==> flow/design.v (excerpt) <==
module ALU_Top #(parameter width = 16 ,
                   Arith_width = width + width ,
                   Logic_width = width,	
                   CMP_width   = width,
                   Shift_width = width)(
input wire [width-1:0] A,
input wire [width-1:0] B,
input wire CLK,
input wire RST,
input wire [3:0] ALU_FUN,
output wire [Arith_width-1:0]  Arith_OUT,
output wire                    Carry_OUT,
output wire                    Arith_Flag,
output wire [Logic_width-1:0]  Logic_OUT,  
output wire                    Logic_Flag,
output wire [CMP_width-1:0]    CMP_OUT,    
output wire                    CMP_Flag,
output wire [Shift_width-1:0]  Shift_OUT,
output wire                    Shift_Flag
);
Size: ~6,300 cells after synthesis, roughly 71 flip-flops, ~120 I/O pins.
export LEC_CHECK = 0
export CAP_MARGIN = 0
export CELL_PAD_IN_SITES_DETAIL_PLACEMENT = 1
export CORE_ASPECT_RATIO = 1.35
export CORE_MARGIN = 2
export CORE_UTILIZATION = 18
export CTS_CLUSTER_DIAMETER = 388
export CTS_CLUSTER_SIZE = 99
export GPL_TIMING_DRIVEN = 1
export MIN_ROUTING_LAYER = met2
export PLACE_DENSITY_LB_ADDON = 0.08
export SLEW_MARGIN = 40
export TNS_END_PERCENT = 75
create_clock -name core_clock -period 154.0 [get_ports {CLK}]
run.sh (not shown) runs the stock make flow with config.mk's settings and CLKGATE_MAP_FILE=.
Change:
Settings changed: CAP_MARGIN 0 to 20, CELL_PAD_IN_SITES_DETAIL_PLACEMENT 1 to default, CORE_ASPECT_RATIO 1.35 to default, CORE_UTILIZATION 18 to 58, CTS_CLUSTER_DIAMETER 388 to default, CTS_CLUSTER_SIZE 99 to default, GPL_TIMING_DRIVEN 1 to default, MIN_ROUTING_LAYER met2 to default, PLACE_DENSITY_LB_ADDON 0.08 to default, SLEW_MARGIN 40 to 20, TNS_END_PERCENT 75 to default.
Clock period 154.0 ns to 51.6 ns, I/O delays scaled along.
After rerunning:
- With this change the flow ended with an error in global routing (5_1_grt)
- synthesized cell count stays the same
- area after synthesis is unchanged
- die size went down by about 70%
Change:
Settings changed: ABC_AREA from default to 1, CORE_UTILIZATION 58 to 72, CTS_CLUSTER_SIZE from default to 10, PLACE_DENSITY from default to 0.37.
Clock period 51.6 ns to 41.7 ns, I/O delays scaled along.
With this change the flow never finished: it broke off in detailed placement (3_5_place_dp) with DPL-0038.
Synthesized area shrinks by 3.3%.
Synthesized cell count went up by 11%.
Die area went down by 22%.
Change:
Settings changed: ABC_AREA 1 to default, CORE_UTILIZATION 72 to 40, CTS_CLUSTER_SIZE 10 to default, PLACE_DENSITY 0.37 to default.
Clock period 41.7 ns to 92.7 ns, I/O delays scaled along.
After rerunning:
- With this change the flow completed with no timing, DRC or antenna violations
- die size went up by 85%
- area after synthesis went up by 3.4%
- synthesized cell count went down by 10%
Change:
Settings changed: CORE_ASPECT_RATIO from default to 0.5, CTS_CLUSTER_DIAMETER from default to 382, CTS_CLUSTER_SIZE from default to 23.
Clock period 92.7 ns to 95.0 ns, I/O delays scaled along.
Result: Cell area falls by 5.8%; via count falls by 2.2%; non-clock buffer count is lower by 393; count of clock-buffer cells in the layout rose by 2; synthesized area is unchanged; worst setup slack loses 0.56 ns.

========
== run A ==
Starting RTL as in the previous note.
Settings: LEC_CHECK=0, ABC_AREA=0, CAP_MARGIN=20, CORE_ASPECT_RATIO=1.83, CORE_MARGIN=6, CORE_UTILIZATION=56, CTS_CLUSTER_DIAMETER=156, CTS_CLUSTER_SIZE=18, GPL_TIMING_DRIVEN=0, MIN_ROUTING_LAYER=met2, SLEW_MARGIN=25, TNS_END_PERCENT=50; clock period 68.8 ns.
Seen in the log of run A: GRT-0116 during global routing, after which the run never completed.
## Diff of input files: run B against run A
- a deleted CTS_CLUSTER_SIZE that had been 18
- a change of SLEW_MARGIN from 25 to 20
- a deleted ABC_AREA that had been 0
- a change of CORE_MARGIN from 6 to 2
- a change of CORE_UTILIZATION from 56 to 53
- a deleted MIN_ROUTING_LAYER that had been met2
- a deleted CORE_ASPECT_RATIO that had been 1.83
- a deleted TNS_END_PERCENT that had been 50
- a deleted CTS_CLUSTER_DIAMETER that had been 156
- a deleted GPL_TIMING_DRIVEN that had been 0
- a change of the clock period (ns, I/O delays scaled along) from 68.8 to 76.9
Notes after the runs:
- Run B finished every stage; the final checks, however, were not passed, the failures being capacitance limit, slew limit, setup timing.
- Comparing run B against run A, there is no change at all in synthesized cell count.
- As far as count of boundary I/O pins goes, run A and run B are indistinguishable; the numbers are identical.
- Compared with run A, in run B number of I/O port buffers +1, placed wire-length estimate after detailed placement -about 5%, count of buffers added by post-CTS timing repair for setup -about 70%.
- NOTE final estimated routing congestion in global placement run A->run B decreased by more than 10%
- Comparing run B against run A, there is no change at all in chip area from the yosys synthesis statistics.
- Compared with run A, cell area after placement in run B increased by more than a quarter.
- Looking at die area across run B and run A, the one that comes out higher is run A.
- On run B: core utilization at floorplan is 3.2 points lower than what run A gave.
- The total standard cell area after synthesis of run B and that of run A are within noise of each other.
For run C, these inputs were changed with respect to run B:
- CORE_UTILIZATION now 40, was 53
- TNS_END_PERCENT now 50, previously not set
- CTS_CLUSTER_SIZE now 49, previously not set
- the clock period (ns, I/O delays scaled along) now 95.0, was 76.9
Findings:
- Run C reached the final stage; the timing, design-rule and antenna checks on its layout passed.
- Setup slack: run C more than run B
- | global-route wire length before repair | run C vs run B | better |
- When run C is set beside run B, its routed length on met2 turns out to be 20% smaller.
- Detailed-routed wire length on met3 sits lower in run C than in run B.
- Compared with run B, in run C cell area went down 26%, utilization has decreased, synthesized cell count held steady.
- Run C ends up with a fraction of standard cell area that is sequential that is 0.83 points higher than in run B.
- Run C reports a lower worst hold margin than run B does.
- Compared run C vs run B, and number of filler cells placed in the layout is up in run C.
Modified inputs, run D compared to run C
- changing SLEW_MARGIN from 20 to 5
- changing CTS_CLUSTER_SIZE from 49 to 23
- changing TNS_END_PERCENT from 50 to 10
- setting CORE_ASPECT_RATIO to 0.5 for the first time
- setting CTS_CLUSTER_DIAMETER to 68 for the first time
- setting PLACE_DENSITY to 0.81 for the first time
- setting SETUP_SLACK_MARGIN to -1.5 for the first time
Findings:
Run D: done, clean on timing, DRC and antenna
Against run C, run D comes in 41% higher on die width.
For the routing usage on met3, run D came in 1.1 points higher than run C did.
Re measured slew at the worst slew-check pin: run D and run C aren't equal, and the lower value belongs to run D.
Against run C, run D comes in 7.3 points lower on synthesis-to-finish area growth.
Comparing run D and run C, the higher post-route cell area was measured on run C.
The clock-cell share of area on run C is in line with that on run D.
Per the comparison of run D with run C, total number of tap cells now larger, violation tally from detailed-route iteration zero now larger.

========
== JK ==
The RTL this note starts from:
==> flow/design.v <==
module DECODER(
input  wire [3:2] ALU_FUN,
output reg Arith_Enable,
output reg Logic_Enable,
output reg CMP_Enable, 
output reg Shift_Enable
);
always @(*)
   begin
     Arith_Enable   = 1'b0;
	 Logic_Enable = 1'b0;
	 CMP_Enable   = 1'b0;
	 Shift_Enable = 1'b0;
     case(ALU_FUN)
	     2'b00 : Arith_Enable = 1'b1;
	     2'b01 : Logic_Enable = 1'b1;
	     2'b10 : CMP_Enable   = 1'b1;
	     2'b11 : Shift_Enable = 1'b1;
	  endcase
   end 
 endmodule
module ARITHMETIC_UNIT #(parameter width = 16 , Arith_width = width + width )(
input wire signed [width-1:0] A,
input wire signed [width-1:0] B, 
input wire [1:0] ALU_FUN,
input wire Arith_Enable,
input wire CLK,
input wire RST,
output reg signed [Arith_width-1:0] Arith_OUT,
output reg        Carry_OUT,
output reg        Arith_Flag
);
reg [Arith_width-1:0] Arith_OUT0;
reg                   Carry_OUT0;
reg                   Arith_Flag0;
always @(posedge CLK, negedge RST)
  begin 
    if(!RST)
	 begin
	    Arith_OUT <= 'b0;
		Carry_OUT <= 16'b0;
		Arith_Flag<= 1'b0;
	 end
	else
	 begin
	    Arith_OUT <= Arith_OUT0;
		if(Arith_Enable)
		  Carry_OUT <= Carry_OUT0;
		Arith_Flag<= Arith_Flag0;
	 end
  end
always @(*)
  begin
     if(Arith_Enable)
	 begin
	     Arith_Flag0 = 1'b1;
	     case(ALU_FUN)
		     2'b00 : {Carry_OUT0,Arith_OUT0} = A+B;
			 2'b01 : {Carry_OUT0,Arith_OUT0} = A-B;
			 2'b10 : {Carry_OUT0,Arith_OUT0} = A*B;
			 2'b11 : {Carry_OUT0,Arith_OUT0} = (B == 0) ? 1'sb0 : A/B;
		  endcase
	 end
	 else
	   begin
	     Arith_OUT0  = 'b0;
		 Carry_OUT0  = 1'b0;
		 Arith_Flag0 = 1'b0;
	   end
  end
endmodule
module LOGIC_UNIT #(parameter width = 16 , Logic_width = width)(
input wire  [width-1:0] A,
input wire  [width-1:0] B, 
input wire [1:0] ALU_FUN,
input wire Logic_Enable,
input wire CLK,
input wire RST,
output reg [Logic_width-1:0] Logic_OUT,
output reg         Logic_Flag
);
reg [Logic_width-1:0] Logic_OUT0; 
reg                   Logic_Flag0 ;
always @(posedge CLK, negedge RST)
  begin
    if(!RST)
	 begin
	    Logic_OUT <= 'b0;
		Logic_Flag<= 1'b0;
	 end
	else
	 begin
	  Logic_OUT <= Logic_OUT0;
		Logic_Flag<= Logic_Flag0;
	 end
  end
always @(*)
  begin
     if(Logic_Enable)
	 begin
	     Logic_Flag0 = 1'b1;
	     case(ALU_FUN)
		   2'b00 : Logic_OUT0 = A&B;
			 2'b01 : Logic_OUT0 = A|B;
			 2'b10 : Logic_OUT0 = ~(A&B);
			 2'b11 : Logic_OUT0 = ~(A|B);
		  endcase
	 end
	 else
	   begin
	     Logic_OUT0  = 'b0;
		 Logic_Flag0 = 1'b0;
	   end
  end
endmodule
module CMP_UNIT #(parameter width = 16 , CMP_width   = width )(
input wire  [width-1:0] A,
input wire  [width-1:0] B, 
input wire [1:0] ALU_FUN,
input wire CMP_Enable,
input wire CLK,
input wire RST,
output reg [CMP_width-1:0] CMP_OUT,
output reg         CMP_Flag
);
reg [CMP_width-1:0] CMP_OUT0;
reg                 CMP_Flag0 ;
reg [CMP_width-1:0] EQ ;
reg [CMP_width-1:0] GR ; 
reg [CMP_width-1:0] LW;
always @(posedge CLK , negedge RST)
  begin
    if(!RST)
	 begin
	    CMP_OUT <= 'b0;
		CMP_Flag<= 1'b0;
	 end
	else
	 begin
	    CMP_OUT <= CMP_OUT0;
		CMP_Flag<= CMP_Flag0;
	 end
  end
always @(*)
  begin
     if(A==B)
       EQ ='b1;
     else 
       EQ ='b0;
     if(A>B)
       GR ='b10;
     else 
       GR ='b0;
     if(A<B)
       LW ='b11;
     else 
       LW ='b0;
     if(CMP_Enable)
	   begin
	     CMP_Flag0 = 1'b1;
	     case(ALU_FUN)
		     2'b00 : CMP_OUT0 = 'b0;
			 2'b01 : CMP_OUT0 = EQ;
			 2'b10 : CMP_OUT0 = GR;
			 2'b11 : CMP_OUT0 = LW;
		  endcase
	   end
	 else
	   begin
	     CMP_OUT0  = 'b0;
		 CMP_Flag0 = 1'b0;
	   end
  end
endmodule
module SHIFT_UNIT #(parameter width = 16 , Shift_width = width)(
input wire  [width-1:0] A,
input wire  [width-1:0] B, 
input wire [1:0] ALU_FUN,
input wire Shift_Enable,
input wire CLK,
input wire RST,
output reg [Shift_width-1:0] Shift_OUT,
output reg         Shift_Flag
);
reg [Shift_width-1:0] Shift_OUT0;
reg                   Shift_Flag0 ;
always @(posedge CLK, negedge RST)
  begin
    if(!RST)
	 begin
	    Shift_OUT <= 'b0;
		Shift_Flag<= 1'b0;
	 end
	else
	 begin
	    Shift_OUT <= Shift_OUT0;
		Shift_Flag<= Shift_Flag0;
	 end
  end
always @(*)
  begin
     if(Shift_Enable)
	 begin
	     Shift_Flag0 = 1'b1;
	     case(ALU_FUN)
		     2'b00 : Shift_OUT0 = A>>1'b1;
			 2'b01 : Shift_OUT0 = A<<1'b1;
			 2'b10 : Shift_OUT0 = B>>1'b1;
			 2'b11 : Shift_OUT0 = B<<1'b1;
		  endcase
	 end
	 else
	   begin
	     Shift_OUT0  = 'b0;
		 Shift_Flag0 = 1'b0;
	   end
  end
endmodule
module ALU_Top #(parameter width = 16 ,
                   Arith_width = width + width ,
                   Logic_width = width,	
                   CMP_width   = width,
                   Shift_width = width)(
input wire [width-1:0] A,
input wire [width-1:0] B,
input wire CLK,
input wire RST,
input wire [3:0] ALU_FUN,
output wire [Arith_width-1:0]  Arith_OUT,
output wire                    Carry_OUT,
output wire                    Arith_Flag,
output wire [Logic_width-1:0]  Logic_OUT,  
output wire                    Logic_Flag,
output wire [CMP_width-1:0]    CMP_OUT,    
output wire                    CMP_Flag,
output wire [Shift_width-1:0]  Shift_OUT,
output wire                    Shift_Flag
);
wire Arith_Enable ,Logic_Enable , CMP_Enable , Shift_Enable;
DECODER u_decoder(
.ALU_FUN(ALU_FUN[3:2]),
.Arith_Enable(Arith_Enable),
.Logic_Enable(Logic_Enable),
.CMP_Enable(CMP_Enable),
.Shift_Enable(Shift_Enable)
);
ARITHMETIC_UNIT #(.width(width),.Arith_width(Arith_width)) u_arithmatic(
.A(A),
.B(B),
.ALU_FUN(ALU_FUN[1:0]),
.CLK(CLK),
.RST(RST),
.Arith_Enable(Arith_Enable),
.Arith_OUT(Arith_OUT),
.Carry_OUT(Carry_OUT),
.Arith_Flag(Arith_Flag)
);
LOGIC_UNIT #(.width(width),.Logic_width(Logic_width)) u_logic(
.A(A),
.B(B),
.ALU_FUN(ALU_FUN[1:0]),
.CLK(CLK),
.RST(RST),
.Logic_Enable(Logic_Enable),
.Logic_OUT(Logic_OUT),
.Logic_Flag(Logic_Flag)
);
CMP_UNIT #(.width(width),.CMP_width(CMP_width)) u_cmp(
.A(A),
.B(B),
.ALU_FUN(ALU_FUN[1:0]),
.CLK(CLK),
.RST(RST),
.CMP_Enable(CMP_Enable),
.CMP_OUT(CMP_OUT),
.CMP_Flag(CMP_Flag)
);
SHIFT_UNIT #(.width(width),.Shift_width(Shift_width)) u_shift(
.A(A),
.B(B),
.ALU_FUN(ALU_FUN[1:0]),
.CLK(CLK),
.RST(RST),
.Shift_Enable(Shift_Enable),
.Shift_OUT(Shift_OUT),
.Shift_Flag(Shift_Flag)
);
endmodule
export LEC_CHECK = 0
export ABC_AREA = 1
export CAP_MARGIN = 0
export CELL_PAD_IN_SITES_DETAIL_PLACEMENT = 0
export CORE_ASPECT_RATIO = 0.81
export CORE_MARGIN = 2
export CORE_UTILIZATION = 71
export CTS_CLUSTER_DIAMETER = 359
export CTS_CLUSTER_SIZE = 85
export GPL_TIMING_DRIVEN = 1
export MAX_ROUTING_LAYER = met4
export PLACE_DENSITY = 0.63
export SLEW_MARGIN = 20
export TNS_END_PERCENT = 45
create_clock -name core_clock -period 154.0 [get_ports {CLK}]
Input-level comparison between MS and JK:
- MAX_ROUTING_LAYER removed (was met4)
- CELL_PAD_IN_SITES_DETAIL_PLACEMENT changed from 0 to 2
- CORE_UTILIZATION changed from 71 to 18
- PLACE_DENSITY removed (was 0.63)
- ABC_AREA removed (was 1)
- CTS_CLUSTER_SIZE removed (was 85)
- TNS_END_PERCENT changed from 45 to 50
- CTS_CLUSTER_DIAMETER removed (was 359)
- PLACE_DENSITY_LB_ADDON newly set to 0.08
==> results <==
- Re worst hold slack after final layout: MS is 0.050 ns up on JK.
- JK → MS: fmax lower, total vias in the final route higher.
- Time the worst path needs with I/O delays and setup was lower in JK than in MS.
- MS reports a higher cell area after synthesis than JK does.
Setup changes, MS to AL
- PLACE_DENSITY newly set to 0.67
- CAP_MARGIN changed from 0 to 40
- CTS_CLUSTER_SIZE newly set to 100
- CTS_CLUSTER_DIAMETER newly set to 332
- CORE_UTILIZATION changed from 18 to 38
- SLEW_MARGIN changed from 20 to 5
- PLACE_DENSITY_LB_ADDON removed (was 0.08)
- CELL_PAD_IN_SITES_DETAIL_PLACEMENT changed from 2 to 0
[summary]
Tap cell count: AL < MS. Routed length on met2 (AL over MS): decrease, about 37%. Looking at mean routed wirelength per cell, AL sits about 14% below MS. From MS to AL, yosys-reported design area after synthesis did not move at all. Changes observed in AL relative to MS: filler-free cell count of the finished design shows a reduction of 1757; clock-cell share of area about even; data required time of the critical path grew by 0.03 ns; non-clock buffer count saw a decrease. Max number of antenna violations at the first check in global routing across AL and MS: MS. Compared MS against AL; count of state elements after synthesis within noise.
The following lists how TR was set up differently from AL:
- removing CTS_CLUSTER_DIAMETER (formerly 332)
- removing PLACE_DENSITY (formerly 0.67)
- changing CORE_UTILIZATION from 38 to 58
- changing SLEW_MARGIN from 5 to 20
- setting HOLD_SLACK_MARGIN to 0.29 for the first time
- removing CTS_CLUSTER_SIZE (formerly 100)
- setting ABC_AREA to 1 for the first time
- changing CAP_MARGIN from 40 to 25
- changing the clock period (ns, I/O delays scaled along) from 154.0 to 70.9
==> comparison <==
- Placer's final routability congestion estimate: TR vs AL down about 3.2%
- As the logs show, TR stopped at 5_1_grt after a tool error, so it never reached the end of the flow.
- Standard cell core area for TR: 45000 um^2 down relative to AL
- Synthesized cell count, TR vs AL: up by more than 10%
- Between AL and TR, the flow reports chip height decreasing by more than 10%.
- Re number of buffers added for setup after CTS: TR and AL aren't equal, and the higher value belongs to TR.
